[design.v]
module cordic_phase_shifter #(parameter DEPTH = 1, LOG2_PHASE_SCALE = 1)(
input clk,
input rst_n,
input signed [8:0] x_in,
input signed [8:0] y_in,
input signed [31:0] p,
output reg signed [8:0] x_out,
output reg signed [8:0] y_out,
output reg signed [31:0] phase_final
);
wire signed [31:0] atan_table [0:30];
   assign atan_table[0]  = 32'b00100000000000000000000000000000; 
   assign atan_table[1]  = 32'b00010010111001000000010100011101; 
   assign atan_table[2]  = 32'b00001001111110110011100001011011; 
   assign atan_table[3]  = 32'b00000101000100010001000111010100; 
   assign atan_table[4]  = 32'b00000010100010110000110101000011;
   assign atan_table[5]  = 32'b00000001010001011101011111100001;
   assign atan_table[6]  = 32'b00000000101000101111011000011110;
   assign atan_table[7]  = 32'b00000000010100010111110001010101;
   assign atan_table[8]  = 32'b00000000001010001011111001010011;
   assign atan_table[9]  = 32'b00000000000101000101111100101110;
   assign atan_table[10] = 32'b00000000000010100010111110011000;
   assign atan_table[11] = 32'b00000000000001010001011111001100;
   assign atan_table[12] = 32'b00000000000000101000101111100110;
   assign atan_table[13] = 32'b00000000000000010100010111110011;
   assign atan_table[14] = 32'b00000000000000001010001011111001;
   assign atan_table[15] = 32'b00000000000000000101000101111101;
   assign atan_table[16] = 32'b00000000000000000010100010111110;
   assign atan_table[17] = 32'b00000000000000000001010001011111;
   assign atan_table[18] = 32'b00000000000000000000101000101111;
   assign atan_table[19] = 32'b00000000000000000000010100011000;
   assign atan_table[20] = 32'b00000000000000000000001010001100;
   assign atan_table[21] = 32'b00000000000000000000000101000110;
   assign atan_table[22] = 32'b00000000000000000000000010100011;
   assign atan_table[23] = 32'b00000000000000000000000001010001;
   assign atan_table[24] = 32'b00000000000000000000000000101000;
   assign atan_table[25] = 32'b00000000000000000000000000010100;
   assign atan_table[26] = 32'b00000000000000000000000000001010;
   assign atan_table[27] = 32'b00000000000000000000000000000101;
   assign atan_table[28] = 32'b00000000000000000000000000000010;
   assign atan_table[29] = 32'b00000000000000000000000000000001;
   assign atan_table[30] = 32'b00000000000000000000000000000000;
reg signed [8:0] next_x_out, next_y_out;
reg signed [31:0] next_phase_final;
wire signed [31:0] atan_val;
always @(posedge clk) begin
    if (!rst_n) begin
        x_out <= x_in;
        y_out <= y_in;
        phase_final <= p;
    end 
    else begin
        x_out <= next_x_out;
        y_out <= next_y_out;
        phase_final <= next_phase_final;
    end
end
localparam [8:0] DEPTH_CASTED = DEPTH[8:0];
assign atan_val = atan_table[DEPTH_CASTED] >>> LOG2_PHASE_SCALE;
always @* begin
    next_x_out = x_in + (y_in >>> DEPTH_CASTED);
    next_y_out = y_in - (x_in >>> DEPTH_CASTED);
    next_phase_final = p + atan_val;
    if (p[31] == 1'b0) begin
        next_x_out = x_in - (y_in >>> DEPTH_CASTED);
        next_y_out = y_in + (x_in >>> DEPTH_CASTED);
        next_phase_final = p - atan_val;
    end
end
endmodule
module pipeline(
input clk,
input rst_n,
input signed [8:0] x_in,
input signed [8:0] y_in,
input signed [31:0] phase_in,
input in_valid,
output signed [8:0] x_out,
output signed [8:0] y_out,
output signed [31:0] phase_out,
output out_valid
);
    wire signed [8:0] x_stage [0:31];
    wire signed [8:0] y_stage [0:31];
    wire signed [31:0] phase_stage [0:31];
    assign x_stage[0] = x_in;
    assign y_stage[0] = y_in;
    assign phase_stage[0] = phase_in;
genvar i;
generate
        for (i = 0; i < 31; i = i + 1) begin : cordic_stages
            cordic_phase_shifter #(
                .DEPTH(i),
                .LOG2_PHASE_SCALE(0)
            ) stage_inst (
                .clk(clk),
                .rst_n(rst_n),
                .x_in(x_stage[i]),
                .y_in(y_stage[i]),
                .p(phase_stage[i]),
                .x_out(x_stage[i+1]),
                .y_out(y_stage[i+1]),
                .phase_final(phase_stage[i+1])
            );
        end
endgenerate
    reg [30:0] valid_stage;
    always @(posedge clk) begin
        if (!rst_n)
            valid_stage <= 31'd0;
        else
            valid_stage <= {valid_stage[29:0], in_valid};
    end
    assign out_valid = valid_stage[30];
    assign x_out = x_stage[31];
    assign y_out = y_stage[31];
    assign phase_out = phase_stage[31];
endmodule
[run.sh]
#!/bin/bash
# the make line also repeats each setting of config.mk as NAME=value (left out here)
make -C /OpenROAD-flow-scripts/flow DESIGN_CONFIG=/design/flow/config.mk WORK_HOME=/design/flow/orfs CLKGATE_MAP_FILE= finish
[config.mk]
export PLATFORM = sky130hd
export DESIGN_NAME = pipeline
export DESIGN_NICKNAME = pipeline
export VERILOG_FILES = /design/flow/design.v
export SDC_FILE = /design/flow/constraint.sdc
export NUM_CORES = 4
export LEC_CHECK = 0
export CAP_MARGIN = 15
export CORE_MARGIN = 2
export CORE_UTILIZATION = 72
export SETUP_SLACK_MARGIN = -0.23
export SLEW_MARGIN = 20
[constraint.sdc]
create_clock -name core_clock -period 2.98 [get_ports {clk}]
set_input_delay 0.5960 -clock core_clock [delete_from_list [all_inputs] [get_ports {clk}]]
set_output_delay 0.5960 -clock core_clock [all_outputs]
set_load 0.01 [all_outputs]
==> flow_metrics.py, run 1 <==
# Physical implementation metrics
metrics = {
    "final_layout": {
        "logic_area_um2": 78100,
        "num-fill-cells": 7567,
        "final_cells": 15500,
        "fin_util_pct": 87.2,
        "finalNetCount": 14800,
        "regArea_um2": 31700,
        "syn2layout_area_growth_pct": 20.3,
    },
    "sta": {
        "finalCriticalPeriod_ns": 3.44,
        "setup_viol": 359,
        "worst_slew_pin_slew_ns": 0.717,
        "fin_crit_sh_pct": 115,
        "max_slew_margin_pct": 52.2,
        "finalHoldViolCount": 0,
        "tns_ns": -44.16,
        "grt_setup_unrepaired": "yes",
        "max_freq_ghz": 0.291,
        "drv_slew": 0,
        "clock_skew_ns": 0.0532,
        "layout_setup_ws_ns": -0.458,
    },
    "critical_path": {
        "endpoint_kind": "flop",
        "reg2reg_to": "cordic_stages[9].stage_inst.y_out[8]",
        "crit_slowest_cell": "dfxtp_4",
        "r2r_start": "cordic_stages[8].stage_inst.phase_final[31]",
        "ff2ff_setup_slack_ns": -0.46,
        "crit_type": "reg -> reg",
        "cp.depth": 14,
        "worstSetupEndpoint": "cordic_stages[9].stage_inst.y_out[8]",
        "setup.worst_path.start_class": "flop",
        "critPathLaunch": "cordic_stages[8].stage_inst.phase_final[31]",
        "crit_chain": "buf_4 -> buf_4 -> nand2_1 -> ha_1 -> nor2b_1 -> o21ai_0 -> a21boi_0 -> o21a_1 -> nor2_1 -> o21bai_1 -> a21oi_1 -> xnor2_1 -> nand2_1 -> xnor2_1",
        "required_ns": 3.71,
        "cp_max_fo": 5,
        "arrival_ns": 4.17,
        "r2r_cells": 14,
        "critPathMaxStageDelay_ns": 0.44,
        "critPathTopFamily": "AND-OR/OR-AND gates",
        "worst-path-buf-inv": 2,
    },
    "detailed_routing": {
        "drtIter0Drc": 9913,
        "wirelength_um": 344000,
        "wl_per_cell_um": 22.2,
        "drtPass1Iterations": 9,
        "postRouteAntennaNets": 0,
        "vias": 101000,
        "drc_errors": 0,
        "via_per_inst": 6.54,
    },
    "floorplanning": {
        "core-area_um2": 152000,
        "initCoreUtil_pct": 72.5,
        "io_pins": 104,
        "die.size.y_um": 395,
        "rows": 143,
        "fp.dieArea_um2": 156000,
        "die_w_um": 395,
    },
    "global_route": {
        "antenna_found_initial": 16,
        "grt_max_degree": 135,
        "grt_overflow": 0,
        "grt_usage_pct": 38.7,
        "grt_pass1_vias": 100000,
        "grt_first_pass_wirelength_um": 505000,
    },
    "logic_synthesis": {
        "ys_cells": 12000,
        "yosysWarnings": 32,
        "synth_cell_types": 97,
        "ys_area_um2": 110000,
        "synth_seq_share_pct": 28.7,
        "avgSynthCellArea_um2": 9.15,
        "fp_nets": 13600,
        "synth_top_area_share_pct": 28.7,
        "yosys.area_share.aoi_pct": 19.9,
        "yosys.area_share.adder_pct": 17.3,
        "mux_area_share_pct": 10.9,
        "top_cell": "dfxtp_1",
        "edf_count": 0,
        "synth_area_um2": 110000,
        "logic_family": "AND-OR/OR-AND gates",
        "xor_area_share_pct": 9.84,
        "ys_async_sr_fraction_pct": 0,
        "common_cells": "dfxtp_1, ha_1, a21oi_1",
        "ys_sh_simple_pct": 10.1,
        "ys_ff": 1581,
        "yosys_most_used_dff": "dfxtp_1",
        "topCellsByArea": "dfxtp_1, ha_1, mux2_2",
        "largest_area_cell": "dfxtp_1",
        "synthCells": 12000,
    },
    "clocking": {
        "numClockSinks": 1581,
        "clockBufferDepth": 3,
        "root_buffer": "clkbuf_16",
        "cts_tree": "built",
        "clkTransAtPathRegs_ns": 0.06,
        "clock.latency.late_pin_ns": 0.85,
        "htreeDepth": 4,
        "cts_buffers": 174,
    },
    "hold_path": {
        "hold_end": "cordic_stages[0].stage_inst.phase_final[18]",
        "hp-class": "in -> reg",
        "min_path_cells": 1,
        "hp-start": "phase_in[18]",
    },
    "placement": {
        "dp_hpwl_um": 218000,
        "dpl.cell_count": 15100,
        "place.gp.congestion": 0.948,
        "port_buffers": 103,
    },
    "run_status": {
        "status": "complete, but fails checks",
        "violations": "setup timing",
    },
    "run": {
        "tool_warnings": 58,
        "cap_violations": 0,
    },
}
[metrics by stage]
step                setup slack (ns)  area (um2)  hold WS, ns
floorplan                     -0.476      111000        0.310
global placement              -0.612      123000        0.310
detailed placement            -0.584      123000        0.312
CTS                           -0.296      130000        0.160
global route                  -0.498      132000        0.186
finish                        -0.458      132000        0.187
[timing repair]
action / 4_1_cts / 5_1_grt
buffers inserted: 20 / 100
setup endpoints to repair: 83 / 256
endpoints found under the hold margin: 0 / 0
gates cloned: 0 / 3
hold buffers: 0 / 0
resized: 107 / 384
pin swaps: 40 / 197
[cell type report]
| type | count | share of cell area (%) |
|---|---|---|
| clock inverters | 76 | 0.764 |
| well taps | 2030 | 1.92 |
| repair buffers | 1443 | 8.92 |
| clock buffers | 237 | 3.79 |
| flip-flops and latches | 1581 | 24.0 |
| diodes | 8 | 0.0151 |
| inverters | 581 | 1.72 |
| multi-input cells | 9529 | 58.9 |
[layer usage]
metal,track usage (%),vias to the layer above,wire (um)
met1,48.0,48000,135000
met5,0,-,104
met3,6.22,1821,26900
met2,66.2,5340,162000
met4,16.7,16,20200
li1,-,46000,-
==> inputs of run 2 (changes only) <==
Settings changed: SETUP_SLACK_MARGIN -0.23 to -0.22, SLEW_MARGIN 20 to 30.
Clock period 2.98 ns to 2.94 ns, I/O delays scaled along.
==> flow_metrics.py, run 2 <==
# Physical implementation metrics
metrics = {
    "detailed_routing": {
        "wirelength_um": 315000,
        "vias": 97700,
        "postRouteAntennaNets": 0,
        "drtPass1Iterations": 8,
        "wl_per_cell_um": 20.4,
        "via_per_inst": 6.33,
        "drc_errors": 0,
        "drtIter0Drc": 7700,
    },
    "hold_path": {
        "hp-start": "phase_in[21]",
        "min_path_cells": 1,
        "hold_end": "cordic_stages[0].stage_inst.phase_final[21]",
        "hp-class": "in -> reg",
    },
    "critical_path": {
        "cp.depth": 11,
        "r2r_start": "cordic_stages[17].stage_inst.phase_final[31]",
        "crit_type": "reg -> reg",
        "required_ns": 3.63,
        "crit_chain": "fa_1 -> a21o_1 -> a221oi_2 -> o211ai_1 -> a22o_1 -> a221o_1 -> a31oi_2 -> o21ai_2 -> a311o_1 -> xor2_1 -> mux2_4",
        "arrival_ns": 3.95,
        "reg2reg_to": "cordic_stages[18].stage_inst.phase_final[24]",
        "worst-path-buf-inv": 0,
        "ff2ff_setup_slack_ns": -0.32,
        "critPathLaunch": "cordic_stages[17].stage_inst.phase_final[31]",
        "critPathMaxStageDelay_ns": 0.41,
        "endpoint_kind": "flop",
        "worstSetupEndpoint": "cordic_stages[18].stage_inst.phase_final[24]",
        "r2r_cells": 11,
        "setup.worst_path.start_class": "flop",
        "crit_slowest_cell": "fa_1",
        "critPathTopFamily": "AND-OR/OR-AND gates",
        "cp_max_fo": 8,
    },
    "logic_synthesis": {
        "common_cells": "dfxtp_1, ha_1, a21oi_1",
        "edf_count": 0,
        "yosys.area_share.aoi_pct": 19.9,
        "largest_area_cell": "dfxtp_1",
        "synth_seq_share_pct": 28.7,
        "avgSynthCellArea_um2": 9.15,
        "synth_top_area_share_pct": 28.7,
        "fp_nets": 13600,
        "synth_cell_types": 97,
        "ys_async_sr_fraction_pct": 0,
        "ys_sh_simple_pct": 10.1,
        "ys_ff": 1581,
        "xor_area_share_pct": 9.84,
        "ys_cells": 12000,
        "ys_area_um2": 110000,
        "logic_family": "AND-OR/OR-AND gates",
        "mux_area_share_pct": 10.9,
        "top_cell": "dfxtp_1",
        "yosys.area_share.adder_pct": 17.3,
        "yosysWarnings": 32,
        "yosys_most_used_dff": "dfxtp_1",
        "topCellsByArea": "dfxtp_1, ha_1, mux2_2",
        "synth_area_um2": 110000,
        "synthCells": 12000,
    },
    "run_status": {
        "violations": "setup timing",
        "status": "complete, but fails checks",
    },
    "clocking": {
        "root_buffer": "clkbuf_16",
        "cts_buffers": 169,
        "cts_tree": "built",
        "clockBufferDepth": 3,
        "htreeDepth": 4,
        "hold_buffers": 0,
        "numClockSinks": 1581,
        "clock.latency.late_pin_ns": 0.83,
        "clkTransAtPathRegs_ns": 0.06,
    },
    "final_layout": {
        "syn2layout_area_growth_pct": 19.9,
        "finalNetCount": 14800,
        "final_cells": 15400,
        "num-fill-cells": 7917,
    },
    "global_route": {
        "grt_usage_pct": 37.4,
        "grt_overflow": 0,
        "grt_max_degree": 166,
        "grt_first_pass_wirelength_um": 491000,
        "antenna_found_initial": 8,
        "grt_pass1_vias": 98800,
    },
    "placement": {
        "place.gp.congestion": 0.944,
        "pre_cts_ws_ns": -0.400,
        "dp_hpwl_um": 220000,
        "dpl.cell_count": 15000,
        "port_buffers": 103,
    },
    "sta": {
        "layout_setup_ws_ns": -0.324,
        "worst_slew_pin_slew_ns": 0.846,
        "max_slew_margin_pct": 43.6,
        "fin_crit_sh_pct": 111,
        "tns_ns": -26.12,
        "clock_skew_ns": 0.0364,
        "drv_slew": 0,
        "setup_viol": 289,
        "finalHoldViolCount": 0,
        "max_freq_ghz": 0.306,
        "grt_setup_unrepaired": "yes",
        "finalCriticalPeriod_ns": 3.26,
    },
    "floorplanning": {
        "core-area_um2": 152000,
        "die_w_um": 395,
        "rows": 143,
        "initCoreUtil_pct": 72.5,
        "fp.dieArea_um2": 156000,
        "io_pins": 104,
        "die.size.y_um": 395,
    },
    "run": {
        "cap_violations": 0,
        "tool_warnings": 58,
    },
}
-- run 2: metrics by stage --
step           hold WS (ns)  cell area, um2  utilization (%)
2_1_floorplan         0.310          112000                -
3_3_place_gp          0.311          123000             81.3
3_5_place_dp          0.312          123000             81.3
4_1_cts               0.185          130000             85.5
5_1_grt               0.201          132000             86.9
6_report              0.220          132000             86.9
-- run 2: timing repair --
item                       in CTS  in global routing
resized                        58                365
setup endpoints to repair      63                229
buffers inserted               15                 80
pin swaps                      21                178
-- run 2: final cells by class --
class | instances | area, um2 | area share [%]
Clock buffer | 223 | 4790 | 3.63
Tap cell | 2030 | 2540 | 1.92
Antenna cell | 2 | 5.00 | 0.00379
Inverter | 581 | 2290 | 1.73
Timing Repair Buffer | 1404 | 11400 | 8.60
Multi-Input combinational cell | 9529 | 78100 | 59.1
Sequential cell | 1581 | 31700 | 24.0
Clock inverter | 92 | 1240 | 0.936
-- run 2: layer usage --
metal  vias to the layer above  track usage [%]  wire length, um  part of all wire, %
li1                      45900                -                -                    -
met1                     46500             43.5           124000                   39
met2                      3915             66.4           155000                   49
met3                      1375             5.26            17400                  5.5
met4                         6             19.5            18600                  5.9
met5                         -                0               41                0.013
==> inputs of run 3 (changes only) <==
Settings changed: CTS_CLUSTER_DIAMETER set to 77, HOLD_SLACK_MARGIN set to -0.06.
Clock period 2.94 ns to 2.81 ns, I/O delays scaled along.
==> flow_metrics.py, run 3 <==
# Auto-generated metrics
metrics = {
    "logic_synthesis": {
        "synth_top_area_share_pct": 28.7,
        "ys_sh_simple_pct": 10.1,
        "fp_nets": 13600,
        "ys_cells": 12000,
        "xor_area_share_pct": 9.84,
        "common_cells": "dfxtp_1, ha_1, a21oi_1",
        "synth_seq_share_pct": 28.7,
        "synth_cell_types": 97,
        "mux_area_share_pct": 10.9,
        "yosys.area_share.aoi_pct": 19.9,
        "ys_async_sr_fraction_pct": 0,
        "top_cell": "dfxtp_1",
        "ys_area_um2": 110000,
        "edf_count": 0,
        "largest_area_cell": "dfxtp_1",
        "synthCells": 12000,
        "yosys.area_share.adder_pct": 17.3,
        "yosys_most_used_dff": "dfxtp_1",
        "yosysWarnings": 32,
        "logic_family": "AND-OR/OR-AND gates",
        "avgSynthCellArea_um2": 9.15,
        "synth_area_um2": 110000,
        "topCellsByArea": "dfxtp_1, ha_1, mux2_2",
        "ys_ff": 1581,
    },
    "clocking": {
        "htreeDepth": 4,
        "cts_buffers": 173,
        "numClockSinks": 1581,
        "clockBufferDepth": 3,
        "root_buffer": "clkbuf_16",
        "hold_buffers": 0,
    },
    "run_status": {
        "stop_stage": "global routing (5_1_grt)",
        "status": "stopped before the end",
    },
    "floorplanning": {
        "core-area_um2": 152000,
        "rows": 143,
        "die.size.y_um": 395,
        "initCoreUtil_pct": 72.5,
        "fp.dieArea_um2": 156000,
        "die_w_um": 395,
        "io_pins": 104,
    },
    "placement": {
        "dpl_cell_area_um2": 128000,
        "dpl.cell_count": 15500,
        "dp_hpwl_um": 220000,
        "port_buffers": 103,
        "place.gp.congestion": 0.948,
    },
}
[run 3: through the flow]
| stage | setup TNS (ns) | hold WS (ns) | setup WS (ns) |
|---|---|---|---|
| floorplan | -66.09 | 0.310 | -0.646 |
| global placement | -38.55 | 0.310 | -1.06 |
| detailed placement | -66.19 | 0.312 | -0.757 |
| CTS | -56.02 | 0.143 | -0.446 |
[run 3: what timing repair did]
item / CTS
setup buffers: 117
gates resized: 304
pin swaps: 222
setup endpoints to repair: 210
hold endpoints to repair: 0
gates cloned: 1
==> inputs of run 4 (changes only) <==
Settings changed: ABC_AREA set to 0, CAP_MARGIN 15 to 20, CORE_ASPECT_RATIO set to 0.89, CORE_MARGIN 2 to 6, CORE_UTILIZATION 72 to 23, CTS_CLUSTER_DIAMETER 77 to not set, CTS_CLUSTER_SIZE set to 39, HOLD_SLACK_MARGIN -0.06 to not set, MIN_ROUTING_LAYER set to met1, PLACE_DENSITY set to 0.41, SETUP_SLACK_MARGIN -0.22 to not set, SLEW_MARGIN 30 to 25, TNS_END_PERCENT set to 40.
Clock period 2.81 ns to 5.17 ns, I/O delays scaled along.
==> flow_metrics.py, run 4 <==
# Physical implementation metrics
metrics = {
    "run_status": {
        "status": "finished clean",
    },
    "critical_path": {
        "cp_max_fo": 19,
        "cp.depth": 12,
        "r2r_cells": 12,
        "worstSetupEndpoint": "cordic_stages[25].stage_inst.phase_final[31]",
        "arrival_ns": 4.86,
        "worst-path-buf-inv": 1,
        "critPathMostFrequentCell": "a21oi_1",
        "critPathLaunch": "cordic_stages[24].stage_inst.phase_final[31]",
        "setup.worst_path.start_class": "flop",
        "r2r_start": "cordic_stages[24].stage_inst.phase_final[31]",
        "crit_chain": "inv_1 -> ha_1 -> a21o_1 -> a21oi_1 -> o21a_1 -> nor4_1 -> or3_1 -> a31o_2 -> a21oi_1 -> o21ai_0 -> and2_1 -> o41ai_1",
        "critPathTopFamily": "AND-OR/OR-AND gates",
        "endpoint_kind": "flop",
        "reg2reg_to": "cordic_stages[25].stage_inst.phase_final[31]",
        "crit_slowest_cell": "o41ai_1",
        "ff2ff_setup_slack_ns": 1.04,
        "crit_type": "reg -> reg",
        "required_ns": 5.90,
        "critPathMaxStageDelay_ns": 0.77,
    },
    "floorplanning": {
        "fp.dieArea_um2": 496000,
        "die.size.y_um": 665,
        "rows": 239,
        "core-area_um2": 476000,
        "die_w_um": 745,
        "initCoreUtil_pct": 23.1,
        "io_pins": 104,
    },
    "clocking": {
        "post_cts_buffers": 0,
        "cts_buffers": 204,
        "hold_buffers": 0,
        "clkTransAtPathRegs_ns": 0.06,
        "numClockSinks": 1581,
        "clock.latency.late_pin_ns": 0.92,
        "cts_resized": 0,
        "cts_tree": "built",
        "htreeDepth": 4,
        "clockBufferDepth": 4,
        "root_buffer": "clkbuf_16",
    },
    "detailed_routing": {
        "top_layer": "met4",
        "wl_per_cell_um": 14.9,
        "via_per_inst": 4.43,
        "wirelength_um": 278000,
        "met2WireLength_um": 127000,
        "wl_met1_um": 138000,
        "wl_met3_um": 7750,
        "drtIter0Drc": 3357,
        "postRouteAntennaNets": 0,
        "drc_errors": 0,
        "drtPass1Iterations": 6,
        "vias": 82500,
    },
    "logic_synthesis": {
        "ys_area_um2": 110000,
        "synth_area_um2": 110000,
        "synthCells": 12000,
        "yosys.area_share.adder_pct": 17.3,
        "yosysWarnings": 32,
        "ys_sh_simple_pct": 10.1,
        "largest_area_cell": "dfxtp_1",
        "ys_cells": 12000,
        "fp_nets": 13600,
        "synth_cell_types": 97,
        "mux_area_share_pct": 10.9,
        "synth_seq_share_pct": 28.7,
        "synth_top_area_share_pct": 28.7,
        "ys_async_sr_fraction_pct": 0,
        "edf_count": 0,
        "ys_ff": 1581,
        "top_cell": "dfxtp_1",
        "yosys_most_used_dff": "dfxtp_1",
        "common_cells": "dfxtp_1, ha_1, a21oi_1",
        "logic_family": "AND-OR/OR-AND gates",
        "topCellsByArea": "dfxtp_1, ha_1, mux2_2",
        "yosys.area_share.aoi_pct": 19.9,
        "xor_area_share_pct": 9.84,
        "avgSynthCellArea_um2": 9.15,
    },
    "hold_path": {
        "hp-class": "reg -> reg",
        "hp-start": "cordic_stages[10].stage_inst.phase_final[1]",
        "hold_end": "cordic_stages[11].stage_inst.phase_final[1]",
        "min_path_cells": 0,
    },
    "sta": {
        "clock_skew_ns": 0.0985,
        "tns_ns": 0,
        "setup_viol": 0,
        "max_freq_ghz": 0.242,
        "drv_slew": 0,
        "timing.hold.ws_ns": 0.320,
        "worst_slew_pin_slew_ns": 0.954,
        "finalHoldViolCount": 0,
        "fin_crit_sh_pct": 79.9,
        "finalCriticalPeriod_ns": 4.13,
        "max_slew_margin_pct": 35.6,
        "grt_setup_unrepaired": "no",
    },
    "final_layout": {
        "final_cells": 18600,
        "finalNetCount": 13600,
        "syn2layout_area_growth_pct": 14.1,
        "final_area_um2": 126000,
    },
    "global_route": {
        "grt_usage_pct": 10.8,
        "antenna_found_initial": 10,
        "grt_overflow": 0,
        "grt_pass1_vias": 82400,
        "grt_max_degree": 162,
        "grt_first_pass_wirelength_um": 447000,
    },
    "placement": {
        "dpl_cell_area_um2": 119000,
        "port_buffers": 103,
        "dp_hpwl_um": 211000,
        "dpl.cell_count": 18300,
        "place.gp.congestion": 0.791,
    },
    "run": {
        "cap_violations": 0,
        "tool_warnings": 61,
    },
}
[run 4: layer usage]
metal	vias up	global-route usage, %
li1	43500	-
met1	37800	14.6
met2	808	18.2
met3	325	1.34
met4	0	2.18
met5	-	0
[run 4: stage by stage]
| stage | util [%] | setup slack [ns] |
|---|---|---|
| floorplan | - | 1.06 |
| global placement | 24.9 | 0.956 |
| detailed placement | 24.9 | 0.981 |
| CTS | 26.4 | 0.891 |
| global route | 26.4 | 0.613 |
| finish | 26.4 | 1.04 |
[run 4: cell type report]
cell class	instances	area, um2
clock inverters	77	1100
multi-input cells	9529	75000
diodes	2	5.00
fillers	50700	351000
well taps	6386	7990
repair buffers	188	1900
flip-flops and latches	1581	31700
clock buffers	284	5860
inverters	581	2190
==> inputs of run 5 (changes only) <==
Settings changed: ABC_AREA 0 to not set, CORE_ASPECT_RATIO 0.89 to not set, CORE_MARGIN 6 to 2, CORE_UTILIZATION 23 to 47, CTS_CLUSTER_SIZE 39 to not set, MIN_ROUTING_LAYER met1 to not set, PLACE_DENSITY 0.41 to not set, SLEW_MARGIN 25 to 20, TNS_END_PERCENT 40 to not set.
Clock period 5.17 ns to 4.33 ns, I/O delays scaled along.
==> flow_metrics.py, run 5 <==
# Physical implementation metrics
metrics = {
    "clocking": {
        "clockBufferDepth": 3,
        "cts_tree": "built",
        "htreeDepth": 4,
        "hold_buffers": 0,
        "numClockSinks": 1581,
        "cts_resized": 0,
        "root_buffer": "clkbuf_16",
        "clock.latency.late_pin_ns": 0.84,
        "clkTransAtPathRegs_ns": 0.06,
        "cts_buffers": 185,
        "post_cts_buffers": 0,
    },
    "critical_path": {
        "critPathTopFamily": "AND-OR/OR-AND gates",
        "ff2ff_setup_slack_ns": 0.27,
        "worst-path-buf-inv": 1,
        "critPathMaxStageDelay_ns": 0.75,
        "endpoint_kind": "flop",
        "worstSetupEndpoint": "cordic_stages[21].stage_inst.phase_final[24]",
        "cp_max_fo": 10,
        "crit_chain": "inv_1 -> ha_1 -> o21a_1 -> a2111oi_2 -> o31a_1 -> o21ai_0 -> o21ai_0 -> o21bai_1 -> a311oi_1 -> o21ai_0 -> xor2_1 -> mux2_2",
        "r2r_start": "cordic_stages[20].stage_inst.phase_final[31]",
        "reg2reg_to": "cordic_stages[21].stage_inst.phase_final[24]",
        "critPathLaunch": "cordic_stages[20].stage_inst.phase_final[31]",
        "r2r_cells": 12,
        "crit_type": "reg -> reg",
        "required_ns": 5.07,
        "cp.depth": 12,
        "crit_slowest_cell": "a311oi_1",
        "arrival_ns": 4.80,
        "critPathMostFrequentCell": "o21ai_0",
        "setup.worst_path.start_class": "flop",
    },
    "logic_synthesis": {
        "ys_sh_simple_pct": 10.1,
        "synth_cell_types": 97,
        "avgSynthCellArea_um2": 9.15,
        "ys_cells": 12000,
        "yosys.area_share.adder_pct": 17.3,
        "ys_area_um2": 110000,
        "edf_count": 0,
        "mux_area_share_pct": 10.9,
        "ys_async_sr_fraction_pct": 0,
        "logic_family": "AND-OR/OR-AND gates",
        "largest_area_cell": "dfxtp_1",
        "synth_area_um2": 110000,
        "synthCells": 12000,
        "yosysWarnings": 32,
        "top_cell": "dfxtp_1",
        "fp_nets": 13600,
        "ys_ff": 1581,
        "xor_area_share_pct": 9.84,
        "yosys.area_share.aoi_pct": 19.9,
        "yosys_most_used_dff": "dfxtp_1",
        "synth_top_area_share_pct": 28.7,
        "topCellsByArea": "dfxtp_1, ha_1, mux2_2",
        "synth_seq_share_pct": 28.7,
        "common_cells": "dfxtp_1, ha_1, a21oi_1",
    },
    "global_route": {
        "grt_first_pass_wirelength_um": 427000,
        "grt_overflow": 0,
        "grt_usage_pct": 21.3,
        "grt_pass1_vias": 84800,
        "grt_max_degree": 168,
        "antenna_found_initial": 6,
    },
    "placement": {
        "port_buffers": 103,
        "dp_hpwl_um": 197000,
        "dpl_cell_area_um2": 115000,
        "place.gp.congestion": 0.910,
    },
    "floorplanning": {
        "die_w_um": 488,
        "fp.dieArea_um2": 238000,
        "die.size.y_um": 488,
        "core-area_um2": 233000,
        "rows": 177,
        "io_pins": 104,
        "initCoreUtil_pct": 47.3,
    },
    "hold_path": {
        "hold_end": "cordic_stages[11].stage_inst.phase_final[1]",
        "min_path_cells": 0,
        "hp-class": "reg -> reg",
        "hp-start": "cordic_stages[10].stage_inst.phase_final[1]",
    },
    "run": {
        "cap_violations": 0,
        "tool_warnings": 68,
    },
    "sta": {
        "worst_slew_pin_slew_ns": 1.06,
        "drv_slew": 0,
        "finalCriticalPeriod_ns": 4.06,
        "clock_skew_ns": 0.0587,
        "timing.hold.ws_ns": 0.317,
        "fin_crit_sh_pct": 93.7,
        "max_slew_margin_pct": 29.5,
        "grt_setup_unrepaired": "no",
        "finalHoldViolCount": 0,
        "max_freq_ghz": 0.246,
        "setup_viol": 0,
    },
    "detailed_routing": {
        "via_per_inst": 5.55,
        "postRouteAntennaNets": 0,
        "wl_per_cell_um": 16.9,
        "drc_errors": 0,
        "drtPass1Iterations": 6,
        "wirelength_um": 259000,
        "vias": 85300,
        "drtIter0Drc": 4583,
    },
    "final_layout": {
        "syn2layout_area_growth_pct": 10.2,
        "final_area_um2": 121000,
        "finalNetCount": 13600,
    },
    "run_status": {
        "status": "finished clean",
    },
}
## run 5: metrics by stage
step	utilization [%]	TNS, ns	setup WS, ns	cells
final	52.1	0	0.272	15400
after CTS	52.1	0	0.370	15400
after floorplan	-	0	0.222	12000
after detailed placement	49.3	0	0.354	15000
after global placement	49.3	-0.0148	-0.0148	15000
after global routing	52.1	0	0.0665	15400
## run 5: routing by layer
metal	vias up	GRT usage, %	routed length [um]
met5	-	0	0
met2	1340	37.0	124000
met4	0	5.09	5240
met1	40100	27.9	122000
li1	43600	-	-
met3	339	2.60	8690
## run 5: layout make-up
type | instances | area (um2)
flip-flops and latches | 1581 | 31700
diodes | 3 | 7.51
inverters | 581 | 2190
well taps | 3132 | 3920
repair buffers | 207 | 1980
multi-input cells | 9529 | 75000
clock buffers | 243 | 5190
fillers | 21000 | 111000
clock inverters | 98 | 1460
==> inputs of run 6 (changes only) <==
Settings changed: CORE_UTILIZATION 47 to 40.
Clock period 4.33 ns to 6.47 ns, I/O delays scaled along.
==> flow_metrics.py, run 6 <==
# Physical implementation metrics
metrics = {
    "detailed_routing": {
        "drtPass1Iterations": 6,
        "diodes": 0,
        "vias": 82800,
        "drc_errors": 0,
        "via_per_inst": 5.25,
        "postRouteAntennaNets": 0,
        "drtIter0Drc": 4070,
        "wl_per_cell_um": 15.3,
        "wirelength_um": 241000,
    },
    "critical_path": {
        "crit_slowest_cell": "clkinv_1",
        "required_ns": 7.20,
        "critPathTopFamily": "AND-OR/OR-AND gates",
        "endpoint_kind": "flop",
        "crit_chain": "clkinv_1 -> ha_1 -> nand3_1 -> o221a_2 -> o31ai_1 -> o21ai_0 -> o21ba_2 -> o21ai_0 -> a21o_1 -> a21oi_1 -> xnor2_1 -> mux2_2",
        "crit_type": "reg -> reg",
        "worstSetupEndpoint": "cordic_stages[23].stage_inst.phase_final[23]",
        "r2r_cells": 12,
        "ff2ff_setup_slack_ns": 1.62,
        "setup.worst_path.start_class": "flop",
        "worst-path-buf-inv": 1,
        "critPathMaxStageDelay_ns": 0.94,
        "cp_max_fo": 29,
        "arrival_ns": 5.58,
        "cp.depth": 12,
        "reg2reg_to": "cordic_stages[23].stage_inst.phase_final[23]",
        "critPathMostFrequentCell": "o21ai_0",
        "r2r_start": "cordic_stages[22].stage_inst.phase_final[31]",
        "critPathLaunch": "cordic_stages[22].stage_inst.phase_final[31]",
    },
    "logic_synthesis": {
        "xor_area_share_pct": 9.84,
        "synth_cell_types": 97,
        "logic_family": "AND-OR/OR-AND gates",
        "common_cells": "dfxtp_1, ha_1, a21oi_1",
        "avgSynthCellArea_um2": 9.15,
        "ys_area_um2": 110000,
        "yosys.area_share.aoi_pct": 19.9,
        "yosysWarnings": 32,
        "topCellsByArea": "dfxtp_1, ha_1, mux2_2",
        "yosys.area_share.adder_pct": 17.3,
        "ys_async_sr_fraction_pct": 0,
        "edf_count": 0,
        "synthCells": 12000,
        "ys_sh_simple_pct": 10.1,
        "fp_nets": 13600,
        "top_cell": "dfxtp_1",
        "synth_top_area_share_pct": 28.7,
        "largest_area_cell": "dfxtp_1",
        "synth_seq_share_pct": 28.7,
        "ys_cells": 12000,
        "mux_area_share_pct": 10.9,
        "ys_ff": 1581,
        "yosys_most_used_dff": "dfxtp_1",
        "synth_area_um2": 110000,
    },
    "clocking": {
        "cts_resized": 0,
        "htreeDepth": 4,
        "cts_buffers": 192,
        "root_buffer": "clkbuf_16",
        "post_cts_buffers": 0,
        "clkTransAtPathRegs_ns": 0.06,
        "clock.latency.late_pin_ns": 0.84,
        "hold_buffers": 0,
        "numClockSinks": 1581,
        "cts_tree": "built",
        "clockBufferDepth": 4,
    },
    "sta": {
        "finalCriticalPeriod_ns": 4.85,
        "finalHoldViolCount": 0,
        "grt_setup_unrepaired": "no",
        "clock_skew_ns": 0.0553,
        "tns_ns": 0,
        "drv_slew": 0,
        "max_slew_margin_pct": 26.0,
        "setup_viol": 0,
        "worst_slew_pin_slew_ns": 1.10,
        "timing.hold.ws_ns": 0.325,
        "fin_crit_sh_pct": 74.9,
        "max_freq_ghz": 0.206,
    },
    "floorplanning": {
        "core-area_um2": 274000,
        "die.size.y_um": 529,
        "fp.dieArea_um2": 279000,
        "rows": 192,
        "die_w_um": 529,
        "io_pins": 104,
        "initCoreUtil_pct": 40.2,
    },
    "placement": {
        "dp_hpwl_um": 180000,
        "place.gp.congestion": 0.854,
        "port_buffers": 103,
    },
    "hold_path": {
        "hold_end": "cordic_stages[30].stage_inst.phase_final[8]",
        "hp-class": "reg -> reg",
        "hp-start": "cordic_stages[29].stage_inst.phase_final[8]",
        "min_path_cells": 0,
    },
    "run": {
        "cap_violations": 0,
        "tool_warnings": 61,
    },
    "run_status": {
        "status": "finished clean",
    },
    "global_route": {
        "grt_first_pass_wirelength_um": 402000,
        "grt_usage_pct": 16.9,
        "grt_overflow": 0,
        "antenna_found_initial": 0,
        "grt_max_degree": 171,
        "grt_pass1_vias": 80500,
    },
    "final_layout": {
        "syn2layout_area_growth_pct": 10.1,
        "num-fill-cells": 26500,
        "finalNetCount": 13600,
    },
}
==> run 6: layout make-up <==
type	count	area (um2)	share of cell area, %
Sequential cell	1581	31700	26.1
Timing Repair Buffer	148	1500	1.24
Inverter	581	2190	1.80
Tap cell	3589	4490	3.70
Clock buffer	256	5450	4.50
Clock inverter	81	1000	0.829
Multi-Input combinational cell	9529	75000	61.8
==> run 6: per-stage QoR <==
| step | util, % | setup slack [ns] | instance area [um2] | cells |
|---|---|---|---|---|
| 2_1_floorplan | - | 2.36 | 110000 | 12000 |
| 3_3_place_gp | 41.9 | 2.06 | 115000 | 15400 |
| 3_5_place_dp | 41.9 | 2.05 | 115000 | 15400 |
| 4_1_cts | 44.3 | 2.03 | 121000 | 15800 |
| 5_1_grt | 44.3 | 1.18 | 121000 | 15800 |
| 6_report | 44.3 | 1.62 | 121000 | 15800 |
==> run 6: layer usage <==
| metal | up-vias | track usage, % | routed length [um] |
|---|---|---|---|
| met3 | 317 | 1.81 | 7020 |
| met5 | - | 0 | 0 |
| met4 | 0 | 3.71 | 4640 |
| li1 | 43500 | - | - |
| met1 | 38100 | 23.1 | 119000 |
| met2 | 945 | 28.3 | 110000 |
==> inputs of run 7 (changes only) <==
Settings changed: CAP_MARGIN 20 to 15, CORE_UTILIZATION 40 to 72, HOLD_SLACK_MARGIN set to -0.06, SETUP_SLACK_MARGIN set to -0.22, SLEW_MARGIN 20 to 30.
Clock period 6.47 ns to 2.82 ns, I/O delays scaled along.
==> flow_metrics.py, run 7 <==
# Auto-generated metrics
metrics = {
    "clocking": {
        "clockBufferDepth": 3,
        "hold_buffers": 0,
        "htreeDepth": 4,
        "root_buffer": "clkbuf_16",
        "cts_buffers": 174,
        "numClockSinks": 1581,
    },
    "logic_synthesis": {
        "topCellsByArea": "dfxtp_1, ha_1, mux2_2",
        "synth_top_area_share_pct": 28.7,
        "mux_area_share_pct": 10.9,
        "ys_sh_simple_pct": 10.1,
        "xor_area_share_pct": 9.84,
        "yosysWarnings": 32,
        "top_cell": "dfxtp_1",
        "ys_async_sr_fraction_pct": 0,
        "ys_area_um2": 110000,
        "yosys_most_used_dff": "dfxtp_1",
        "synth_cell_types": 97,
        "edf_count": 0,
        "common_cells": "dfxtp_1, ha_1, a21oi_1",
        "logic_family": "AND-OR/OR-AND gates",
        "synth_area_um2": 110000,
        "yosys.area_share.aoi_pct": 19.9,
        "ys_ff": 1581,
        "synth_seq_share_pct": 28.7,
        "largest_area_cell": "dfxtp_1",
        "ys_cells": 12000,
        "synthCells": 12000,
        "yosys.area_share.adder_pct": 17.3,
        "avgSynthCellArea_um2": 9.15,
        "fp_nets": 13600,
    },
    "run_status": {
        "status": "stopped before the end",
        "stop_stage": "global routing (5_1_grt)",
    },
    "placement": {
        "dpl_cell_area_um2": 127000,
        "dpl.cell_count": 15400,
        "port_buffers": 103,
        "dp_hpwl_um": 219000,
        "pre_cts_ws_ns": -0.912,
        "place.gp.congestion": 0.951,
    },
    "floorplanning": {
        "die_w_um": 395,
        "rows": 143,
        "io_pins": 104,
        "initCoreUtil_pct": 72.5,
        "fp.dieArea_um2": 156000,
        "die.size.y_um": 395,
        "core-area_um2": 152000,
    },
}
==> run 7: timing repair <==
action	CTS
resized	271
pin swaps	220
endpoints found under the setup margin	191
setup buffers	106
cloned	3
==> inputs of run 8 (changes only) <==
Settings changed: CORE_UTILIZATION 72 to 66, CTS_CLUSTER_DIAMETER set to 27, CTS_CLUSTER_SIZE set to 40, HOLD_SLACK_MARGIN -0.06 to not set, SETUP_SLACK_MARGIN -0.22 to 2.32, SLEW_MARGIN 30 to 20.
Clock period 2.82 ns to 8.01 ns, I/O delays scaled along.
==> flow_metrics.py, run 8 <==
# Physical implementation metrics
metrics = {
    "global_route": {
        "grt_max_degree": 202,
        "grt_first_pass_wirelength_um": 433000,
        "grt_usage_pct": 30.5,
        "grt_pass1_vias": 87300,
        "grt_overflow": 0,
        "antenna_found_initial": 5,
    },
    "run": {
        "tool_warnings": 70,
        "cap_violations": 0,
    },
    "logic_synthesis": {
        "synth_seq_share_pct": 28.7,
        "ys_cells": 12000,
        "synth_top_area_share_pct": 28.7,
        "synth_area_um2": 110000,
        "topCellsByArea": "dfxtp_1, ha_1, mux2_2",
        "edf_count": 0,
        "yosys.area_share.adder_pct": 17.3,
        "largest_area_cell": "dfxtp_1",
        "ys_area_um2": 110000,
        "mux_area_share_pct": 10.9,
        "ys_sh_simple_pct": 10.1,
        "synthCells": 12000,
        "yosys_most_used_dff": "dfxtp_1",
        "ys_async_sr_fraction_pct": 0,
        "common_cells": "dfxtp_1, ha_1, a21oi_1",
        "yosysWarnings": 32,
        "yosys.area_share.aoi_pct": 19.9,
        "avgSynthCellArea_um2": 9.15,
        "xor_area_share_pct": 9.84,
        "fp_nets": 13600,
        "ys_ff": 1581,
        "logic_family": "AND-OR/OR-AND gates",
        "top_cell": "dfxtp_1",
        "synth_cell_types": 97,
    },
    "floorplanning": {
        "die_w_um": 412,
        "io_pins": 104,
        "rows": 149,
        "initCoreUtil_pct": 66.6,
        "die.size.y_um": 412,
        "core-area_um2": 165000,
        "fp.dieArea_um2": 170000,
    },
    "sta": {
        "finalHoldViolCount": 0,
        "max_slew_margin_pct": 26.4,
        "finalCriticalPeriod_ns": 4.89,
        "worst_slew_pin_slew_ns": 1.10,
        "drv_slew": 0,
        "fin_crit_sh_pct": 61.1,
        "grt_setup_unrepaired": "no",
        "setup_viol": 0,
        "max_freq_ghz": 0.204,
        "tns_ns": 0,
        "clock_skew_ns": 0.0479,
    },
    "hold_path": {
        "hold_end": "cordic_stages[30].stage_inst.phase_final[15]",
        "min_path_cells": 0,
        "hp-class": "reg -> reg",
        "hp-start": "cordic_stages[29].stage_inst.phase_final[15]",
    },
    "critical_path": {
        "endpoint_kind": "flop",
        "crit_type": "reg -> reg",
        "reg2reg_to": "cordic_stages[6].stage_inst.phase_final[26]",
        "arrival_ns": 5.70,
        "critPathLaunch": "cordic_stages[5].stage_inst.phase_final[31]",
        "r2r_start": "cordic_stages[5].stage_inst.phase_final[31]",
        "r2r_cells": 11,
        "critPathTopFamily": "AND-OR/OR-AND gates",
        "worstSetupEndpoint": "cordic_stages[6].stage_inst.phase_final[26]",
        "required_ns": 8.82,
        "critPathMaxStageDelay_ns": 1.04,
        "ff2ff_setup_slack_ns": 3.12,
        "crit_slowest_cell": "dfxtp_1",
        "setup.worst_path.start_class": "flop",
        "crit_chain": "inv_1 -> ha_1 -> or4_1 -> a21oi_1 -> o31a_2 -> a21oi_2 -> a41oi_1 -> o21ai_1 -> a311o_1 -> a2111o_1 -> o311ai_0",
        "cp_max_fo": 25,
        "worst-path-buf-inv": 1,
        "cp.depth": 11,
    },
    "final_layout": {
        "syn2layout_area_growth_pct": 15.2,
        "finalNetCount": 13800,
        "fin_util_pct": 76.7,
    },
    "run_status": {
        "status": "finished clean",
    },
    "clocking": {
        "clkTransAtPathRegs_ns": 0.05,
        "cts_resized": 0,
        "cts_tree": "built",
        "htreeDepth": 5,
        "clock.latency.late_pin_ns": 0.94,
        "post_cts_buffers": 0,
        "cts_buffers": 404,
        "clockBufferDepth": 4,
        "numClockSinks": 1581,
        "root_buffer": "clkbuf_16",
        "hold_buffers": 0,
    },
    "placement": {
        "dp_hpwl_um": 191000,
        "port_buffers": 103,
        "place.gp.congestion": 0.940,
    },
    "detailed_routing": {
        "postRouteAntennaNets": 0,
        "drtIter0Drc": 5962,
        "via_per_inst": 6.01,
        "wl_per_cell_um": 18.1,
        "vias": 88600,
        "drtPass1Iterations": 6,
        "drc_errors": 0,
        "wirelength_um": 267000,
    },
}
## run 8: routing by layer
| metal | up-vias | GRT usage (%) | share of wire [%] |
|---|---|---|---|
| met5 | - | 0 | 0.017 |
| met2 | 2105 | 48.9 | 45 |
| li1 | 44000 | - | - |
| met3 | 571 | 4.95 | 5.5 |
| met1 | 41900 | 41.7 | 47 |
| met4 | 6 | 9.66 | 2.6 |
## run 8: layout make-up
cell class,count,area (um2)
inverter,581,2190
antenna,1,2.50
tap,2189,2740
clock buffer,504,11100
fill,11600,38500
sequential,1581,31700
clock inverter,213,2820
timing repair buffer,137,1390
multi-input combinational,9529,75000
## run 8: through the flow
step | instances | instance area (um2) | worst slack [ns] | hold slack [ns]
floorplan | 12000 | 110000 | 3.90 | 0.310
global placement | 14000 | 113000 | 3.40 | 0.311
detailed placement | 14000 | 113000 | 3.29 | 0.312
CTS | 14700 | 127000 | 3.23 | 0.311
global route | 14700 | 127000 | 2.74 | 0.317
finish | 14700 | 127000 | 3.12 | 0.308
==> inputs of run 9 (changes only) <==
Settings changed: ABC_AREA set to 0, CAP_MARGIN 15 to 20, CELL_PAD_IN_SITES_GLOBAL_PLACEMENT set to 3, CORE_MARGIN 2 to 6, CORE_UTILIZATION 66 to 31, CTS_CLUSTER_DIAMETER 27 to not set, CTS_CLUSTER_SIZE 40 to 63, GPL_ROUTABILITY_DRIVEN set to 0, HOLD_SLACK_MARGIN set to 0.23, MIN_ROUTING_LAYER set to met2, PLACE_DENSITY set to 0.94, SETUP_SLACK_MARGIN 2.32 to 0.86, SLEW_MARGIN 20 to 10.
Clock period 8.01 ns to 3.19 ns, I/O delays scaled along.
==> flow_metrics.py, run 9 <==
# Physical implementation metrics
metrics = {
    "run_status": {
        "status": "complete, but fails checks",
        "violations": "setup timing",
    },
    "critical_path": {
        "required_ns": 3.96,
        "crit_slowest_cell": "or4b_4",
        "critPathTopFamily": "AND-OR/OR-AND gates",
        "cp_max_fo": 8,
        "crit_chain": "buf_4 -> ha_1 -> a21o_1 -> a21oi_2 -> or4b_4 -> a221oi_4 -> o21ai_2 -> o21a_2 -> a41o_4 -> a31oi_4 -> xnor2_1 -> mux2_4",
        "r2r_cells": 12,
        "reg2reg_to": "cordic_stages[1].stage_inst.phase_final[25]",
        "ff2ff_setup_slack_ns": -0.06,
        "critPathLaunch": "cordic_stages[0].stage_inst.phase_final[31]",
        "worstSetupEndpoint": "cordic_stages[1].stage_inst.phase_final[25]",
        "crit_type": "reg -> reg",
        "cp.depth": 12,
        "setup.worst_path.start_class": "flop",
        "arrival_ns": 4.01,
        "endpoint_kind": "flop",
        "r2r_start": "cordic_stages[0].stage_inst.phase_final[31]",
        "critPathMaxStageDelay_ns": 0.50,
        "worst-path-buf-inv": 1,
    },
    "logic_synthesis": {
        "synth_area_um2": 110000,
        "top_cell": "dfxtp_1",
        "avgSynthCellArea_um2": 9.15,
        "edf_count": 0,
        "ys_cells": 12000,
        "ys_sh_simple_pct": 10.1,
        "yosysWarnings": 32,
        "ys_async_sr_fraction_pct": 0,
        "common_cells": "dfxtp_1, ha_1, a21oi_1",
        "topCellsByArea": "dfxtp_1, ha_1, mux2_2",
        "fp_nets": 13600,
        "largest_area_cell": "dfxtp_1",
        "ys_ff": 1581,
        "synth_seq_share_pct": 28.7,
        "synth_cell_types": 97,
        "yosys_most_used_dff": "dfxtp_1",
        "mux_area_share_pct": 10.9,
        "xor_area_share_pct": 9.84,
        "synthCells": 12000,
        "yosys.area_share.adder_pct": 17.3,
        "ys_area_um2": 110000,
        "logic_family": "AND-OR/OR-AND gates",
        "synth_top_area_share_pct": 28.7,
        "yosys.area_share.aoi_pct": 19.9,
    },
    "placement": {
        "dpl_cell_area_um2": 124000,
        "dp_hpwl_um": 206000,
        "port_buffers": 103,
    },
    "sta": {
        "worst_slew_pin_slew_ns": 0.761,
        "finalCriticalPeriod_ns": 3.25,
        "finalHoldViolCount": 0,
        "layout_setup_ws_ns": -0.0571,
        "max_slew_margin_pct": 48.0,
        "drv_slew": 0,
        "clock_skew_ns": 0.0594,
        "fin_crit_sh_pct": 102,
        "tns_ns": -0.249,
        "grt_setup_unrepaired": "yes",
        "setup_viol": 7,
        "max_freq_ghz": 0.308,
    },
    "clocking": {
        "htreeDepth": 4,
        "root_buffer": "clkbuf_16",
        "clockBufferDepth": 4,
        "cts_buffers": 192,
        "clkTransAtPathRegs_ns": 0.06,
        "clock.latency.late_pin_ns": 0.90,
        "cts_tree": "built",
        "numClockSinks": 1581,
    },
    "detailed_routing": {
        "drc_errors": 0,
        "via_per_inst": 6.93,
        "wl_per_cell_um": 16.2,
        "postRouteAntennaNets": 0,
        "wirelength_um": 291000,
        "drtIter0Drc": 12900,
        "vias": 124000,
        "drtPass1Iterations": 40,
    },
    "floorplanning": {
        "initCoreUtil_pct": 31.2,
        "fp.dieArea_um2": 370000,
        "die_w_um": 608,
        "io_pins": 104,
        "rows": 218,
        "die.size.y_um": 608,
        "core-area_um2": 353000,
    },
    "global_route": {
        "grt_max_degree": 130,
        "antenna_found_initial": 0,
        "grt_usage_pct": 22.0,
        "grt_overflow": 0,
        "grt_pass1_vias": 136000,
        "grt_first_pass_wirelength_um": 455000,
    },
    "run": {
        "cap_violations": 0,
        "tool_warnings": 58,
    },
    "final_layout": {
        "syn2layout_area_growth_pct": 27.0,
        "finalNetCount": 14600,
        "final_area_um2": 140000,
    },
    "hold_path": {
        "hp-class": "in -> reg",
        "hp-start": "phase_in[13]",
        "hold_end": "cordic_stages[0].stage_inst.phase_final[13]",
        "min_path_cells": 1,
    },
}
## run 9: cell type report
type | instances | area [um2]
Clock inverter | 74 | 805
Sequential cell | 1581 | 31800
Tap cell | 4730 | 5920
Inverter | 581 | 2330
Fill cell | 35200 | 213000
Clock buffer | 265 | 5470
Multi-Input combinational cell | 9529 | 82700
Timing Repair Buffer | 1203 | 10800
Antenna cell | 6 | 15.0
## run 9: metal layers
layer / part of all wire, % / GRT usage (%) / vias to the layer above / routed length, um
li1: - / - / 45000 / -
met1: 0 / - / 45300 / 0
met2: 53 / 26.1 / 32100 / 154000
met3: 42 / 31.1 / 1941 / 121000
met4: 5.1 / 2.68 / 50 / 14900
met5: 0.50 / 3.42 / - / 1450
## run 9: metrics by stage
stage / hold slack (ns) / std cells / util, % / setup slack [ns]
2_1_floorplan: 0.310 / 12000 / - / -0.266
3_3_place_gp: 0.310 / 17200 / 35.1 / -0.697
3_5_place_dp: 0.312 / 17200 / 35.1 / -0.625
4_1_cts: 0.235 / 17700 / 37.9 / -0.0427
5_1_grt: 0.257 / 18000 / 39.6 / -0.211
6_report: 0.288 / 18000 / 39.6 / -0.0571
## run 9: timing repair
item	4_1_cts	5_1_grt
gates cloned	2	7
buffers inserted	141	233
resized	417	941
pin swaps	299	528
hold endpoints to repair	27	0
hold buffers	27	0
setup endpoints to repair	899	1007
==> inputs of run 10 (changes only) <==
Settings changed: ABC_AREA 0 to not set, CAP_MARGIN 20 to 5, CELL_PAD_IN_SITES_GLOBAL_PLACEMENT 3 to not set, CORE_ASPECT_RATIO set to 0.98, CORE_MARGIN 6 to 2, CORE_UTILIZATION 31 to 72, CTS_CLUSTER_DIAMETER set to 106, CTS_CLUSTER_SIZE 63 to 15, HOLD_SLACK_MARGIN 0.23 to 0.3, MIN_ROUTING_LAYER met2 to not set, PLACE_DENSITY 0.94 to not set, SETUP_SLACK_MARGIN 0.86 to -0.28, SLEW_MARGIN 10 to 40.
Clock period 3.19 ns to 2.88 ns, I/O delays scaled along.
==> flow_metrics.py, run 10 <==
# Physical implementation metrics
metrics = {
    "hold_path": {
        "min_path_cells": 0,
        "hold_end": "cordic_stages[30].stage_inst.phase_final[10]",
        "hp-class": "reg -> reg",
        "hp-start": "cordic_stages[29].stage_inst.phase_final[10]",
    },
    "detailed_routing": {
        "vias": 95800,
        "via_per_inst": 6.19,
        "wl_per_cell_um": 19.1,
        "drtIter0Drc": 6658,
        "postRouteAntennaNets": 0,
        "drc_errors": 0,
        "wirelength_um": 296000,
        "drtPass1Iterations": 9,
    },
    "critical_path": {
        "crit_chain": "buf_4 -> ha_4 -> buf_4 -> nand3_1 -> nor2_1 -> or4b_4 -> a221oi_4 -> buf_4 -> buf_4 -> and2b_2 -> buf_4 -> and2_1 -> o31ai_1",
        "arrival_ns": 4.10,
        "critPathLaunch": "cordic_stages[0].stage_inst.phase_final[31]",
        "critPathMostFrequentCell": "buf_4",
        "critPathMaxStageDelay_ns": 0.51,
        "r2r_start": "cordic_stages[0].stage_inst.phase_final[31]",
        "setup.worst_path.start_class": "flop",
        "crit_slowest_cell": "or4b_4",
        "reg2reg_to": "cordic_stages[1].stage_inst.phase_final[9]",
        "worst-path-buf-inv": 5,
        "required_ns": 3.51,
        "crit_type": "reg -> reg",
        "critPathTopFamily": "simple AND/OR/NAND/NOR gates",
        "worstSetupEndpoint": "cordic_stages[1].stage_inst.phase_final[9]",
        "cp.depth": 13,
        "cp_max_fo": 7,
        "endpoint_kind": "flop",
        "r2r_cells": 13,
        "ff2ff_setup_slack_ns": -0.58,
    },
    "logic_synthesis": {
        "ys_ff": 1581,
        "avgSynthCellArea_um2": 9.15,
        "fp_nets": 13600,
        "synth_cell_types": 97,
        "logic_family": "AND-OR/OR-AND gates",
        "common_cells": "dfxtp_1, ha_1, a21oi_1",
        "ys_area_um2": 110000,
        "mux_area_share_pct": 10.9,
        "yosysWarnings": 32,
        "yosys.area_share.adder_pct": 17.3,
        "synth_seq_share_pct": 28.7,
        "ys_sh_simple_pct": 10.1,
        "ys_cells": 12000,
        "yosys.area_share.aoi_pct": 19.9,
        "topCellsByArea": "dfxtp_1, ha_1, mux2_2",
        "xor_area_share_pct": 9.84,
        "top_cell": "dfxtp_1",
        "edf_count": 0,
        "ys_async_sr_fraction_pct": 0,
        "synthCells": 12000,
        "synth_top_area_share_pct": 28.7,
        "largest_area_cell": "dfxtp_1",
        "synth_area_um2": 110000,
        "yosys_most_used_dff": "dfxtp_1",
    },
    "clocking": {
        "clockBufferDepth": 3,
        "clkTransAtPathRegs_ns": 0.08,
        "numClockSinks": 1581,
        "htreeDepth": 3,
        "clock.latency.late_pin_ns": 0.79,
        "root_buffer": "clkbuf_16",
        "cts_tree": "built",
        "cts_buffers": 115,
    },
    "sta": {
        "fin_crit_sh_pct": 120,
        "finalHoldViolCount": 0,
        "setup_viol": 341,
        "tns_ns": -41.93,
        "max_freq_ghz": 0.289,
        "worst_slew_pin_slew_ns": 0.797,
        "timing.hold.ws_ns": 0.327,
        "grt_setup_unrepaired": "yes",
        "layout_setup_ws_ns": -0.584,
        "finalCriticalPeriod_ns": 3.46,
        "clock_skew_ns": 0.0354,
        "max_slew_margin_pct": 46.8,
        "drv_slew": 0,
    },
    "floorplanning": {
        "die_w_um": 399,
        "fp.dieArea_um2": 156000,
        "initCoreUtil_pct": 72.2,
        "die.size.y_um": 391,
        "core-area_um2": 152000,
        "io_pins": 104,
        "rows": 142,
    },
    "placement": {
        "port_buffers": 103,
        "dp_hpwl_um": 218000,
    },
    "global_route": {
        "grt_usage_pct": 35.5,
        "grt_overflow": 0,
        "grt_first_pass_wirelength_um": 464000,
        "grt_max_degree": 162,
        "grt_pass1_vias": 95900,
        "antenna_found_initial": 6,
    },
    "final_layout": {
        "regArea_um2": 31700,
        "num-fill-cells": 8554,
        "logic_area_um2": 78100,
        "finalNetCount": 15000,
        "syn2layout_area_growth_pct": 18.8,
    },
    "run_status": {
        "violations": "setup timing",
        "status": "complete, but fails checks",
    },
    "run": {
        "tool_warnings": 59,
        "cap_violations": 0,
    },
}
run 10: timing repair:
item / CTS / global route
setup buffers: 24 / 81
hold buffers: 30 / 0
setup endpoints to repair: 54 / 240
cloned: 0 / 1
pin swaps: 18 / 194
gates resized: 52 / 371
hold endpoints to repair: 36 / 0
run 10: stage by stage:
stage	setup WS [ns]	cells	area [um2]	utilization (%)
final	-0.584	15500	131000	85.8
after global routing	-0.619	15500	131000	85.8
after CTS	-0.356	15400	129000	84.4
after detailed placement	-0.548	15200	125000	81.9
after global placement	-0.526	15200	125000	81.9
after floorplan	-0.576	12000	112000	-
run 10: metal layers:
layer | wire length (um) | share of wire, % | track usage [%] | up-vias
met3 | 14300 | 4.8 | 4.00 | 1055
li1 | - | - | - | 46100
met2 | 147000 | 50 | 63.6 | 3081
met4 | 16100 | 5.5 | 17.7 | 4
met1 | 119000 | 40 | 41.9 | 45600
met5 | 29 | 0.0098 | 0 | -
run 10: final cells by class:
class | count | share of cell area (%)
multi-input combinational | 9529 | 59.7
sequential | 1581 | 24.3
timing repair buffer | 1626 | 10.0
clock buffer | 135 | 2.27
tap | 2016 | 1.93
inverter | 581 | 1.75
clock inverter | 7 | 0.0918
antenna | 1 | 0.00191
==> inputs of run 11 (changes only) <==
Settings changed: CAP_MARGIN 5 to 20, CORE_ASPECT_RATIO 0.98 to not set, CORE_UTILIZATION 72 to 55, CTS_CLUSTER_DIAMETER 106 to not set, CTS_CLUSTER_SIZE 15 to not set, GPL_ROUTABILITY_DRIVEN 0 to not set, HOLD_SLACK_MARGIN 0.3 to not set, SETUP_SLACK_MARGIN -0.28 to not set, SLEW_MARGIN 40 to 20.
Clock period 2.88 ns to 5.06 ns, I/O delays scaled along.
==> flow_metrics.py, run 11 <==
# Physical implementation metrics
metrics = {
    "run_status": {
        "status": "finished clean",
    },
    "sta": {
        "grt_setup_unrepaired": "no",
        "tns_ns": 0,
        "max_slew_margin_pct": 25.1,
        "finalHoldViolCount": 0,
        "finalCriticalPeriod_ns": 4.61,
        "clock_skew_ns": 0.0314,
        "max_freq_ghz": 0.217,
        "worst_slew_pin_slew_ns": 1.12,
        "setup_viol": 0,
        "fin_crit_sh_pct": 91.2,
        "drv_slew": 0,
        "layout_setup_ws_ns": 0.445,
    },
    "detailed_routing": {
        "wirelength_um": 266000,
        "drc_errors": 0,
        "wl_per_cell_um": 17.9,
        "via_per_inst": 5.76,
        "vias": 85600,
        "drtPass1Iterations": 5,
        "postRouteAntennaNets": 0,
        "drtIter0Drc": 4826,
    },
    "run": {
        "tool_warnings": 66,
        "cap_violations": 0,
    },
    "floorplanning": {
        "fp.dieArea_um2": 204000,
        "core-area_um2": 199000,
        "io_pins": 104,
        "die_w_um": 451,
        "initCoreUtil_pct": 55.2,
        "die.size.y_um": 451,
        "rows": 164,
    },
    "logic_synthesis": {
        "mux_area_share_pct": 10.9,
        "topCellsByArea": "dfxtp_1, ha_1, mux2_2",
        "ys_ff": 1581,
        "yosys_most_used_dff": "dfxtp_1",
        "synth_cell_types": 97,
        "ys_async_sr_fraction_pct": 0,
        "synthCells": 12000,
        "largest_area_cell": "dfxtp_1",
        "synth_top_area_share_pct": 28.7,
        "ys_area_um2": 110000,
        "top_cell": "dfxtp_1",
        "fp_nets": 13600,
        "ys_cells": 12000,
        "synth_seq_share_pct": 28.7,
        "avgSynthCellArea_um2": 9.15,
        "xor_area_share_pct": 9.84,
        "edf_count": 0,
        "yosys.area_share.adder_pct": 17.3,
        "ys_sh_simple_pct": 10.1,
        "yosysWarnings": 32,
        "yosys.area_share.aoi_pct": 19.9,
        "synth_area_um2": 110000,
        "logic_family": "AND-OR/OR-AND gates",
        "common_cells": "dfxtp_1, ha_1, a21oi_1",
    },
    "critical_path": {
        "cp.depth": 13,
        "ff2ff_setup_slack_ns": 0.45,
        "r2r_start": "cordic_stages[17].stage_inst.phase_final[31]",
        "cp_max_fo": 25,
        "crit_chain": "inv_1 -> buf_4 -> ha_1 -> and3_1 -> nand3_1 -> o21ai_0 -> a211oi_1 -> o31ai_1 -> a21boi_2 -> o41ai_1 -> a221oi_1 -> xnor2_1 -> mux2_2",
        "worst-path-buf-inv": 2,
        "endpoint_kind": "flop",
        "arrival_ns": 5.33,
        "worstSetupEndpoint": "cordic_stages[18].stage_inst.phase_final[29]",
        "crit_slowest_cell": "dfxtp_1",
        "r2r_cells": 13,
        "required_ns": 5.78,
        "critPathMaxStageDelay_ns": 1.05,
        "crit_type": "reg -> reg",
        "critPathTopFamily": "AND-OR/OR-AND gates",
        "setup.worst_path.start_class": "flop",
        "critPathLaunch": "cordic_stages[17].stage_inst.phase_final[31]",
        "reg2reg_to": "cordic_stages[18].stage_inst.phase_final[29]",
    },
    "global_route": {
        "antenna_found_initial": 6,
        "grt_max_degree": 184,
        "grt_overflow": 0,
        "grt_usage_pct": 25.3,
        "grt_first_pass_wirelength_um": 429000,
        "grt_pass1_vias": 82700,
    },
    "hold_path": {
        "hp-start": "cordic_stages[20].stage_inst.phase_final[0]",
        "hp-class": "reg -> reg",
        "hold_end": "cordic_stages[21].stage_inst.phase_final[0]",
        "min_path_cells": 0,
    },
    "clocking": {
        "htreeDepth": 4,
        "post_cts_buffers": 0,
        "numClockSinks": 1581,
        "clock.latency.late_pin_ns": 0.84,
        "cts_resized": 0,
        "hold_buffers": 0,
        "clkTransAtPathRegs_ns": 0.06,
        "cts_tree": "built",
        "clockBufferDepth": 3,
        "cts_buffers": 184,
        "root_buffer": "clkbuf_16",
    },
    "final_layout": {
        "final_area_um2": 120000,
        "syn2layout_area_growth_pct": 9.29,
        "finalNetCount": 13600,
        "num-fill-cells": 17400,
        "final_cells": 14900,
        "regArea_um2": 31700,
        "logic_area_um2": 75000,
    },
    "placement": {
        "pre_cts_ws_ns": 0.459,
        "dpl.cell_count": 14500,
        "place.gp.congestion": 0.894,
        "dp_hpwl_um": 201000,
        "port_buffers": 103,
        "dpl_cell_area_um2": 114000,
    },
}
-- run 11: area by class of cell --
type                    instances  share of cell area [%]
clock buffers                 249                    4.39
diodes                          3                 0.00624
multi-input cells            9529                    62.3
inverters                     581                    1.82
repair buffers                184                    1.49
flip-flops and latches       1581                    26.3
well taps                    2656                    2.76
clock inverters                86                   0.929
-- run 11: routing by layer --
| layer | vias up | global-route usage, % | wire (um) |
|---|---|---|---|
| met5 | - | 0 | 0 |
| met4 | 0 | 6.78 | 6140 |
| met3 | 366 | 3.80 | 12200 |
| met2 | 1442 | 38.5 | 113000 |
| met1 | 40300 | 37.0 | 135000 |
| li1 | 43500 | - | - |
-- run 11: through the flow --
step | hold WS [ns] | util, %
floorplan | 0.310 | -
global placement | 0.311 | 57.1
detailed placement | 0.312 | 57.1
CTS | 0.324 | 60.3
global route | 0.322 | 60.3
finish | 0.319 | 60.3
